Design gca_dlnv, start of the top module:
module gca_dlnv(
    input [31:0]    coord0,
    input [31:0]    coord1,
    input           ld,
    input           step,
    input           CLK,
    output          FC,
    output [20:0]   ADDR
);
export LEC_CHECK = 0
export CAP_MARGIN = 20
export CORE_MARGIN = 2
export CORE_UTILIZATION = 72
export CTS_CLUSTER_DIAMETER = 32
export CTS_CLUSTER_SIZE = 80
export MAX_ROUTING_LAYER = met4
export PLACE_DENSITY_LB_ADDON = 0.04
export SETUP_SLACK_MARGIN = 1.27
export SLEW_MARGIN = 20
create_clock -name core_clock -period 4.52 [get_ports {CLK}]
run.sh (not shown) runs the stock make flow with config.mk's settings and CLKGATE_MAP_FILE=.
Edit:
- CAP_MARGIN: 20 -> 30
- MAX_ROUTING_LAYER: met4 -> default
- SETUP_SLACK_MARGIN: 1.27 -> 0.53
- clock period: 4.52 -> 4.13 ns (I/O delays scaled with it)
=>
- wire length shrinks by 16%
- count of clock-buffer cells in the layout went down by 1
- final cell count went down by 2.2%
- worst hold slack is worse by 14 ps
- sequential share of layout area is higher by 0.76 points
- worst setup slack got worse by 270 ps
Edit:
- CAP_MARGIN: 30 -> 15
- CTS_CLUSTER_DIAMETER: 32 -> default
- CTS_CLUSTER_SIZE: 80 -> default
- PLACE_DENSITY_LB_ADDON: 0.04 -> default
- SETUP_SLACK_MARGIN: 0.53 -> -0.27
- clock period: 4.13 -> 3.9 ns (I/O delays scaled with it)
With this change the flow reached the layout checks and failed them: negative setup slack.
Design area decreases by 1.0%.
Register-to-register slack got worse by 370 ps.
Edit:
- CAP_MARGIN: 15 -> 20
- CORE_UTILIZATION: 72 -> 51
- SETUP_SLACK_MARGIN: -0.27 -> default
- clock period: 3.9 -> 4.06 ns (I/O delays scaled with it)
After rerunning:
- The changed run passed the timing, DRC and antenna checks
- clock-buffer cell count drops by 2
- die size climbs by 40%
- non-clock buffer count climbs by 1
- utilization drops by 25 points
- register-to-register slack is better by 320 ps
- setup slack is better by 340 ps
- area after synthesis does not change

---

## job 101
Starting RTL as in the previous note.
Settings: LEC_CHECK=0, ABC_AREA=0, CAP_MARGIN=5, CELL_PAD_IN_SITES_DETAIL_PLACEMENT=2, CORE_MARGIN=2, CORE_UTILIZATION=26, PLACE_DENSITY_LB_ADDON=0.11, SETUP_SLACK_MARGIN=1.51, SLEW_MARGIN=5, TNS_END_PERCENT=55; clock period 7.39 ns.
Setup changes, job 101 to job 102
Settings: CAP_MARGIN now 20, was 5; CORE_UTILIZATION now 40, was 26; SLEW_MARGIN now 10, was 5; ABC_AREA no longer set, was 0; TNS_END_PERCENT now 40, was 55; SETUP_SLACK_MARGIN no longer set, was 1.51; CELL_PAD_IN_SITES_DETAIL_PLACEMENT no longer set, was 2; PLACE_DENSITY_LB_ADDON no longer set, was 0.11; the clock period (ns, I/O delays scaled along) now 5.0, was 7.39.
Results
Job 101 was carried through to the last stage, and its layout satisfied the timing, DRC and antenna checks.
Job 102 did not stop at any stage, and its layout met the timing, DRC and antenna checks.
Wire length per cell after detailed routing (job 101 / job 102): 1.18
Looking at job 102 and job 101, the total area of multi-input combinational cells is a wash.
Re number of antenna violations at the first check in global routing: job 102 and job 101 aren't equal, and the higher value belongs to job 101.
Job 102 against job 101.
diff inputs: job 102 => job 103
Settings: SLEW_MARGIN: 10 -> 20; TNS_END_PERCENT: 40 -> unset; CORE_UTILIZATION: 40 -> 58; the clock period (ns, I/O delays scaled along): 5.0 -> 2.53.
[summary]
Job 103 never completed; the flow aborted with a tool error in global routing. In the tables for job 102 and job 103, final estimated routing congestion in global placement reads higher with job 103. Compared with job 102, job 103 shows a higher post-cts resize count. Re standard-cell row count: job 103 is 10 down on job 102. Going from job 102 to job 103, number of sinks driven by the clock tree neither gained nor lost much, total cell area at the placement stage moved up, overall die width now sits lower, initial core utilization has increased, number of port buffers shows no meaningful change. Setup slack after placement down 1.75 ns in job 103 wrt job 102. Job 102 has higher die size than job 103.
The inputs of job 104 differ from those of job 103 as listed below.
Settings: putting SETUP_SLACK_MARGIN at 0.73 where nothing was set; swapping 58 for 50 in CORE_UTILIZATION.
Although it ran to completion, job 104 produced a layout that fails the final checks because of negative setup slack. Job 104 has total instance count after detailed placement above what job 103 had. Summary of job 104 over job 103: die area grew by about 16%, final weighted congestion in routability-driven placement shrank by 0.083, y dimension of the die grew by 7.5%, standard-cell row count grew by 8.3%, average cell area after synthesis held steady.

---

job 487:
Starting RTL as in the previous note.
## gca_dlnv
module gca_dlnv(
    input [31:0]    coord0,
    input [31:0]    coord1,
    input           ld,
    input           step,
    input           CLK,
    output          FC,
    output [20:0]   ADDR
);
    reg         [15:0] x0;
    reg         [15:0] y0;
    wire        [15:0] x1;
    wire        [15:0] y1;
    reg  signed [15:0] dx, dy;
    reg  signed [15:0] sx, sy;
    reg  signed [15:0] error;
    wire signed [15:0] e2;
    assign x1 = {5'b0, coord1[10:0]};
    assign y1 = {6'b0, coord1[20:11]};
    assign e2 = error <<< 1;
    assign ADDR = {y0[9:0], x0[10:0]};
    assign FC = !ld && (x0 == x1 && y0 == y1 || e2 >= dy && x0 == x1 || e2 <= dx && y0 == y1);
    always @(posedge CLK) begin
        if(ld) begin
            x0 <= {5'b0, coord0[10:0]};
            y0 <= {6'b0, coord0[20:11]};
            sx <= (x0 > x1) ? -16'd1 : 16'd1;
            sy <= (y0 > y1) ? -16'd1 : 16'd1;
            dx <= (x0 < x1) ? (x1 - x0) : (x0 - x1);
            dy <= (y1 < y0) ? (y1 - y0) : (y0 - y1);
            error <= dx + dy;
        end
        if(step && !ld) begin
            if(e2 >= dy) x0 <= x0 + sx;
            if(e2 <= dx) y0 <= y0 + sy;
            if(e2 >= dy && e2 <= dx)
                error <= error + dx + dy;
            else if(e2 >= dy)
                error <= error + dy;
            else if(e2 <= dx)
                error <= error + dx;
        end
    end
endmodule
Settings: LEC_CHECK=0, ABC_AREA=0, CAP_MARGIN=10, CORE_MARGIN=2, CORE_UTILIZATION=68, CTS_CLUSTER_DIAMETER=363, CTS_CLUSTER_SIZE=47, GPL_ROUTABILITY_DRIVEN=0, GPL_TIMING_DRIVEN=1, MIN_ROUTING_LAYER=met1, PLACE_DENSITY_LB_ADDON=0.18, SETUP_SLACK_MARGIN=1.02, SLEW_MARGIN=30, TNS_END_PERCENT=50; clock period 3.99 ns.
Job 487 finished every stage; the final checks, however, were not passed, the failures being setup timing.
Input-level comparison between job 9637 and job 487:
Settings: SETUP_SLACK_MARGIN no longer set, was 1.02; CORE_UTILIZATION now 69, was 68; CTS_CLUSTER_DIAMETER now 50, was 363; GPL_TIMING_DRIVEN now 0, was 1; CTS_CLUSTER_SIZE no longer set, was 47; the clock period (ns, I/O delays scaled along) now 4.19, was 3.99.
[summary]
Job 9637 improves on job 487 in cell area. Job 9637: done, clean on timing, DRC and antenna. Looking at final sum of negative setup slack, job 9637 sits 730 ps higher than job 487 does. On share of the final layout cell area in sequential cells, the higher figure sits with job 9637, not job 487. Job 9637 vs job 487, slowest cell on the critical path: sky130_fd_sc_hd__edfxtp_1 vs sky130_fd_sc_hd__a32oi_1. Worst setup slack (job 9637 over job 487): increase, 360 ps. Job 487 -> job 9637: routed length on met3 decreased by more than half. Compared to job 487, job 9637 has detailed-routed wire length on met2 about 24% lower. Cmp job 9637 vs job 487: critical-path maximum fanout higher in job 9637.
What job 1128 does differently from job 9637 at the input level:
Settings: TNS_END_PERCENT: 50 -> 5; CTS_CLUSTER_SIZE: unset -> 16; GPL_TIMING_DRIVEN: 0 -> 1.
## What came out
The final standard cell area without fillers reported for job 1128 is smaller than that of job 9637 by 250 um^2. Compared with job 9637, job 1128 shows a lower final period utilization. Job 1128 reached the final stage; the timing, DRC and antenna checks on its layout passed. As far as inverter count goes, job 9637 and job 1128 are indistinguishable; the numbers are identical. Job 1128 vs. job 9637: diode insertion count for antenna repair now sits lower; wire length now sits lower. Relative to job 9637, sequential fraction of total cell area has gone up in job 1128. Job 1128 — routed length on met2 6.8% lower, job 9637 as reference. Going from job 9637 to job 1128, the layout-stage area growth over the synthesis result was found to have gone down by 2.4 points. As of job 1128, non-clock buffer total of the final layout had fallen by more than a quarter compared to job 9637. Final standard cell utilization of the core: job 1128 vs job 9637 down 1.7 points.

---

Starting RTL as in the previous note.
// gca_dlnv
module gca_dlnv(
    input [31:0]    coord0,
    input [31:0]    coord1,
    input           ld,
    input           step,
    input           CLK,
    output          FC,
    output [20:0]   ADDR
);
Settings: LEC_CHECK=0, ABC_AREA=1, CAP_MARGIN=5, CORE_MARGIN=2, CORE_UTILIZATION=72, CTS_CLUSTER_DIAMETER=376, CTS_CLUSTER_SIZE=99, SETUP_SLACK_MARGIN=0.25, SLEW_MARGIN=20; clock period 4.06 ns.
The baseline completed without violations.
Rerun with:
Settings changed: ABC_AREA 1 to unset, CAP_MARGIN 5 to 20, CORE_UTILIZATION 72 to 40, CTS_CLUSTER_DIAMETER 376 to unset, CTS_CLUSTER_SIZE 99 to unset, SETUP_SLACK_MARGIN 0.25 to unset.
Clock period 4.06 ns to 5.0 ns, I/O delays scaled along.
After rerunning:
- wire length decreases by 17%
- core utilization is lower by 35 points
- hold slack stays flat
Rerun with:
Settings changed: CTS_CLUSTER_DIAMETER set to 397, CTS_CLUSTER_SIZE set to 44, PLACE_DENSITY_LB_ADDON set to 0.12, TNS_END_PERCENT set to 5.
Effect: The new run produced a clean layout; routed wire length came out higher by a few percent; critical path depth came out lower by 1; worst setup slack is better by 0.057 ns; cell count stays flat.
Rerun with:
Settings changed: CAP_MARGIN 20 to 25, CORE_ASPECT_RATIO set to 0.5, CORE_UTILIZATION 40 to 30, CTS_CLUSTER_DIAMETER 397 to 100, CTS_CLUSTER_SIZE 44 to 15.
What happened: Via count grows slightly. Cell count grows by a little under a tenth. Non-clock buffer count shrinks by 4. Sequential share of layout area shrinks by 0.15 points. Clock-buffer cell count shrinks by 3. Wire length grows by roughly a tenth. Hold slack got worse by 0.014 ns.
Rerun with:
Settings changed: CAP_MARGIN 25 to 20, CORE_ASPECT_RATIO 0.5 to unset, CORE_UTILIZATION 30 to 39, CTS_CLUSTER_DIAMETER 100 to unset, CTS_CLUSTER_SIZE 15 to unset, PLACE_DENSITY_LB_ADDON 0.12 to unset, TNS_END_PERCENT 5 to unset.
Clock period 5.0 ns to 4.56 ns, I/O delays scaled along.
Outcome: Via count came out lower by 0.36%. Non-clock buffer count rises by 9. Cell count decreases by 6.0%.

---

Starting RTL as in the previous note.
==> flow/config.mk <==
export PLATFORM = sky130hd
export DESIGN_NAME = gca_dlnv
export DESIGN_NICKNAME = gca_dlnv
export VERILOG_FILES = /design/flow/design.v
export SDC_FILE = /design/flow/constraint.sdc
export NUM_CORES = 4
export LEC_CHECK = 0
export ABC_AREA = 0
export CAP_MARGIN = 30
export CORE_MARGIN = 2
export CORE_UTILIZATION = 72
export CTS_CLUSTER_DIAMETER = 50
export CTS_CLUSTER_SIZE = 90
export GPL_ROUTABILITY_DRIVEN = 0
export GPL_TIMING_DRIVEN = 1
export HOLD_SLACK_MARGIN = -0.1
export MAX_ROUTING_LAYER = met4
export MIN_ROUTING_LAYER = met1
export PLACE_DENSITY_LB_ADDON = 0.18
export SLEW_MARGIN = 30
export TNS_END_PERCENT = 50
==> flow/constraint.sdc <==
create_clock -name core_clock -period 3.8 [get_ports {CLK}]
set_input_delay 0.7600 -clock core_clock [delete_from_list [all_inputs] [get_ports {CLK}]]
set_output_delay 0.7600 -clock core_clock [all_outputs]
set_load 0.01 [all_outputs]
The baseline finished but failed the layout checks on setup timing.
Change:
Settings changed: CAP_MARGIN 30 to 5, CORE_UTILIZATION 72 to 70, CTS_CLUSTER_DIAMETER 50 to 363, CTS_CLUSTER_SIZE 90 to 47, MAX_ROUTING_LAYER met4 to default.
Clock period 3.8 ns to 4.19 ns, I/O delays scaled along.
Outcome: With this change the flow ran to the end with no violations. Hold slack gains 7.1 ps. Register-to-register slack improved by 230 ps. Global-route usage went down by 3.7 points. Wire length decreases by 6.0%. Synthesized area stays the same. Utilization is lower by 5.6 points. Final area falls by 3.3%. Via count is lower by 3.9%.
Change:
Settings changed: ABC_AREA 0 to 1, CAP_MARGIN 5 to 10, CORE_UTILIZATION 70 to 57, CTS_CLUSTER_DIAMETER 363 to 206, CTS_CLUSTER_SIZE 47 to 100, HOLD_SLACK_MARGIN -0.1 to default, TNS_END_PERCENT 50 to 40.
The changed run completed without violations.
Design area increases by 5.6%.
Worst setup slack gets better by 350 ps.
Non-clock buffer count came out lower by 8.

---

Setup of main:
gca_dlnv again, from the RTL that the note above started with.
Design gca_dlnv, start of the top module:
module gca_dlnv(
    input [31:0]    coord0,
    input [31:0]    coord1,
    input           ld,
    input           step,
    input           CLK,
    output          FC,
    output [20:0]   ADDR
);
    reg         [15:0] x0;
    reg         [15:0] y0;
    wire        [15:0] x1;
    wire        [15:0] y1;
    reg  signed [15:0] dx, dy;
    reg  signed [15:0] sx, sy;
    reg  signed [15:0] error;
    wire signed [15:0] e2;
    assign x1 = {5'b0, coord1[10:0]};
    assign y1 = {6'b0, coord1[20:11]};
    assign e2 = error <<< 1;
    assign ADDR = {y0[9:0], x0[10:0]};
    assign FC = !ld && (x0 == x1 && y0 == y1 || e2 >= dy && x0 == x1 || e2 <= dx && y0 == y1);
    always @(posedge CLK) begin
        if(ld) begin
            x0 <= {5'b0, coord0[10:0]};
            y0 <= {6'b0, coord0[20:11]};
            sx <= (x0 > x1) ? -16'd1 : 16'd1;
            sy <= (y0 > y1) ? -16'd1 : 16'd1;
            dx <= (x0 < x1) ? (x1 - x0) : (x0 - x1);
            dy <= (y1 < y0) ? (y1 - y0) : (y0 - y1);
            error <= dx + dy;
        end
        if(step && !ld) begin
            if(e2 >= dy) x0 <= x0 + sx;
            if(e2 <= dx) y0 <= y0 + sy;
            if(e2 >= dy && e2 <= dx)
                error <= error + dx + dy;
            else if(e2 >= dy)
                error <= error + dy;
            else if(e2 <= dx)
                error <= error + dx;
        end
    end
endmodule
==> flow/config.mk <==
export PLATFORM = sky130hd
export DESIGN_NAME = gca_dlnv
export DESIGN_NICKNAME = gca_dlnv
export VERILOG_FILES = /design/flow/design.v
export SDC_FILE = /design/flow/constraint.sdc
export NUM_CORES = 4
export LEC_CHECK = 0
export CAP_MARGIN = 20
export CORE_MARGIN = 7
export CORE_UTILIZATION = 40
export HOLD_SLACK_MARGIN = 0.06
export MAX_ROUTING_LAYER = met4
export MIN_ROUTING_LAYER = met2
export PLACE_DENSITY_LB_ADDON = 0.25
export SLEW_MARGIN = 10
export TNS_END_PERCENT = 80
==> flow/constraint.sdc <==
create_clock -name core_clock -period 6.99 [get_ports {CLK}]
set_input_delay 1.3980 -clock core_clock [delete_from_list [all_inputs] [get_ports {CLK}]]
set_output_delay 1.3980 -clock core_clock [all_outputs]
set_load 0.01 [all_outputs]
Finished, but not clean: main, with DRC.
diff inputs: main => the feature branch
# main
export LEC_CHECK = 0
export CAP_MARGIN = 20
export CORE_MARGIN = 7
export CORE_UTILIZATION = 40
export HOLD_SLACK_MARGIN = 0.06
export MAX_ROUTING_LAYER = met4
export MIN_ROUTING_LAYER = met2
export PLACE_DENSITY_LB_ADDON = 0.25
export SLEW_MARGIN = 10
export TNS_END_PERCENT = 80
create_clock -name core_clock -period 6.99 [get_ports {CLK}]
# the feature branch
export LEC_CHECK = 0
export ABC_AREA = 1
export CAP_MARGIN = 10
export CELL_PAD_IN_SITES_DETAIL_PLACEMENT = 2
export CELL_PAD_IN_SITES_GLOBAL_PLACEMENT = 2
export CORE_ASPECT_RATIO = 0.57
export CORE_MARGIN = 7
export CORE_UTILIZATION = 23
export CTS_CLUSTER_SIZE = 98
export HOLD_SLACK_MARGIN = 0.06
export MAX_ROUTING_LAYER = met4
export MIN_ROUTING_LAYER = met1
export PLACE_DENSITY_LB_ADDON = 0.14
export SLEW_MARGIN = 10
export TNS_END_PERCENT = 80
create_clock -name core_clock -period 6.99 [get_ports {CLK}]
==> comparison <==
- The feature branch finished every stage and its layout cleared the timing, DRC and antenna checks.
- The feature branch ended up with met1 as its global routing's busiest layer; main ended up with met3.
- | wire length after detailed routing | the feature branch vs main | 21000 um higher |
- The cell count listed in synth_stat.txt in main is 0.75 times that in the feature branch.
